==> zinc <==
## riscv_core
module riscv_core(
    input           sys_clk         ,
    input           sys_rst_n       ,
    output  reg     led_test        ,
    output          iram_cs         ,
    output  [11:0]  iram_addr       ,
    input   [31:0]  iram_rdata      ,
    output          dram_cs         ,
    output  [3:0]   dram_we         ,
    output  [11:0]  dram_addr       ,
    output  [31:0]  dram_wdata      ,
    input   [31:0]  dram_rdata      
);
clock: 5.51 ns
lec_check: 0
cap_margin: 20
cell_pad_in_sites_detail_placement: 0
cell_pad_in_sites_global_placement: 2
core_margin: 2
core_utilization: 61
cts_cluster_diameter: 362
cts_cluster_size: 48
gpl_routability_driven: 1
slew_margin: 20
run.sh (not shown) runs the stock make flow with config.mk's settings and CLKGATE_MAP_FILE=.
==> maple (differences from zinc) <==
--- a/flow/config.mk
+++ b/flow/config.mk
@@ -9,8 +9,8 @@
 export CELL_PAD_IN_SITES_DETAIL_PLACEMENT = 0
-export CELL_PAD_IN_SITES_GLOBAL_PLACEMENT = 2
+export CELL_PAD_IN_SITES_GLOBAL_PLACEMENT = 0
 export CORE_MARGIN = 2
 export CORE_UTILIZATION = 61
-export CTS_CLUSTER_DIAMETER = 362
-export CTS_CLUSTER_SIZE = 48
 export GPL_ROUTABILITY_DRIVEN = 1
+export PLACE_DENSITY = 0.45
+export SETUP_SLACK_MARGIN = 1.6
 export SLEW_MARGIN = 20
==> summary of the runs <==
zinc never finished: it broke off in 3_1_place_gp_skip_io. maple stopped in 5_1_grt on GRT-0116.
In die size, maple and zinc do not differ.
In synthesized cell count, zinc and maple do not differ.
In synthesized area, maple and zinc do not differ.

---

==> run Y: inputs <==
Starting RTL as in the previous note.
==> flow/design.v (excerpt) <==
module riscv_core(
    input           sys_clk         ,
    input           sys_rst_n       ,
    output  reg     led_test        ,
    output          iram_cs         ,
    output  [11:0]  iram_addr       ,
    input   [31:0]  iram_rdata      ,
    output          dram_cs         ,
    output  [3:0]   dram_we         ,
    output  [11:0]  dram_addr       ,
    output  [31:0]  dram_wdata      ,
    input   [31:0]  dram_rdata      
);
clock: 3.58 ns
lec_check: 0
abc_area: 1
cap_margin: 40
cell_pad_in_sites_detail_placement: 0
cell_pad_in_sites_global_placement: 0
core_aspect_ratio: 0.5
core_margin: 2
core_utilization: 72
cts_cluster_diameter: 395
cts_cluster_size: 96
gpl_routability_driven: 1
place_density_lb_addon: 0.08
setup_slack_margin: 1.04
slew_margin: 20
==> run K: changes against run Y <==
ABC_AREA = not set   (was 1)
CAP_MARGIN = 20   (was 40)
CELL_PAD_IN_SITES_GLOBAL_PLACEMENT = 1   (was 0)
CORE_ASPECT_RATIO = not set   (was 0.5)
CORE_UTILIZATION = 47   (was 72)
CTS_CLUSTER_DIAMETER = not set   (was 395)
CTS_CLUSTER_SIZE = not set   (was 96)
PLACE_DENSITY = 0.45   (was not set)
PLACE_DENSITY_LB_ADDON = not set   (was 0.08)
SETUP_SLACK_MARGIN = not set   (was 1.04)
==> flow/constraint.sdc (replaced) <==
create_clock -name core_clock -period 5.85 [get_ports {sys_clk}]
set_input_delay 1.1700 -clock core_clock [delete_from_list [all_inputs] [get_ports {sys_clk}]]
set_output_delay 1.1700 -clock core_clock [all_outputs]
set_load 0.01 [all_outputs]
==> run C: changes against run Y <==
ABC_AREA = not set   (was 1)
CAP_MARGIN = 20   (was 40)
CELL_PAD_IN_SITES_DETAIL_PLACEMENT = 1   (was 0)
CELL_PAD_IN_SITES_GLOBAL_PLACEMENT = 1   (was 0)
CORE_ASPECT_RATIO = not set   (was 0.5)
CORE_UTILIZATION = 30   (was 72)
CTS_CLUSTER_DIAMETER = not set   (was 395)
CTS_CLUSTER_SIZE = not set   (was 96)
PLACE_DENSITY = 0.45   (was not set)
PLACE_DENSITY_LB_ADDON = not set   (was 0.08)
SETUP_SLACK_MARGIN = not set   (was 1.04)
==> flow/constraint.sdc (replaced) <==
create_clock -name core_clock -period 10.0 [get_ports {sys_clk}]
set_input_delay 2.0000 -clock core_clock [delete_from_list [all_inputs] [get_ports {sys_clk}]]
set_output_delay 2.0000 -clock core_clock [all_outputs]
set_load 0.01 [all_outputs]
==> run B: changes against run Y <==
ABC_AREA = not set   (was 1)
CAP_MARGIN = 20   (was 40)
CORE_ASPECT_RATIO = not set   (was 0.5)
CTS_CLUSTER_DIAMETER = 349   (was 395)
CTS_CLUSTER_SIZE = not set   (was 96)
PLACE_DENSITY = 0.45   (was not set)
PLACE_DENSITY_LB_ADDON = not set   (was 0.08)
SETUP_SLACK_MARGIN = not set   (was 1.04)
==> results <==
quantity                                                                             run Y                     run C                      run B                                    run K
Outcome                                                          aborted with a tool error            finished clean  aborted with a tool error                           finished clean
Last stage reached                                                          global routing                         -       clock tree synthesis                                        -
Fraction of the mapped netlist area in compound gates                                20.0%                     28.9%                      28.9%                                    28.9%
Tool warning count                                                                       -                       118                          -                                      123
Total number of tap cells                                                                -                      3220                          -                                     2058
Multi-input gate share of the layout cell area                                           -                     44.3%                          -                                    42.8%
Part of the total power dissipated in sequential elements                                -                     38.4%                          -                                    39.1%
Count of nets left with antenna violations after detail routing                          -                         0                          -                                        0
Count leader, synth                                               sky130_fd_sc_hd__nand2_1  sky130_fd_sc_hd__dfrtp_1   sky130_fd_sc_hd__dfrtp_1                 sky130_fd_sc_hd__dfrtp_1
Detailed-routed wire length on met3                                                      -                   38.3 mm                          -                                  63.6 mm
Core utilization of the finished layout                                                  -                     35.2%                          -                                    57.3%
CP max FO                                                                                -                        10                          -                                       32
Clock skew                                                                               -                 0.0880 ns                          -                                0.0451 ns
Group drawing the most power                                                             -         the clock network                          -                                registers
Synthesized instance count                                                           10499                      8199                       8199                                     8199
Mean routed wirelength per cell                                                          -                   43.6 um                          -                                  39.4 um
Worst Setup SP                                                                           -            dram_rdata[31]                          -      u_ex_mem.alu_ex_result_line_out[10]
Antenna fix cells                                                                        -                        14                          -                                       25
Die width                                                                           469 um                    500 um                     324 um                                   401 um
Net count after synthesis                                                            10731                      8431                       8431                                     8431
Die outline area                                                              111000 sq um              250000 sq um               105000 sq um                             160000 sq um
Type of the worst min-delay path                                                         -              flop to flop                          -  input pin to asynchronous set/reset pin
Cell row count                                                                          85                       182                        117                                      145
Routed length on met1                                                                    -                    203 mm                          -                                   151 mm
Placed wire-length estimate                                                         292 mm                    324 mm                     306 mm                                   285 mm
Average cell area after synthesis                                               7.41 sq um                9.02 sq um                 9.02 sq um                               9.02 sq um
Power figures rest on the tool's default switching activity, not on a simulated workload.
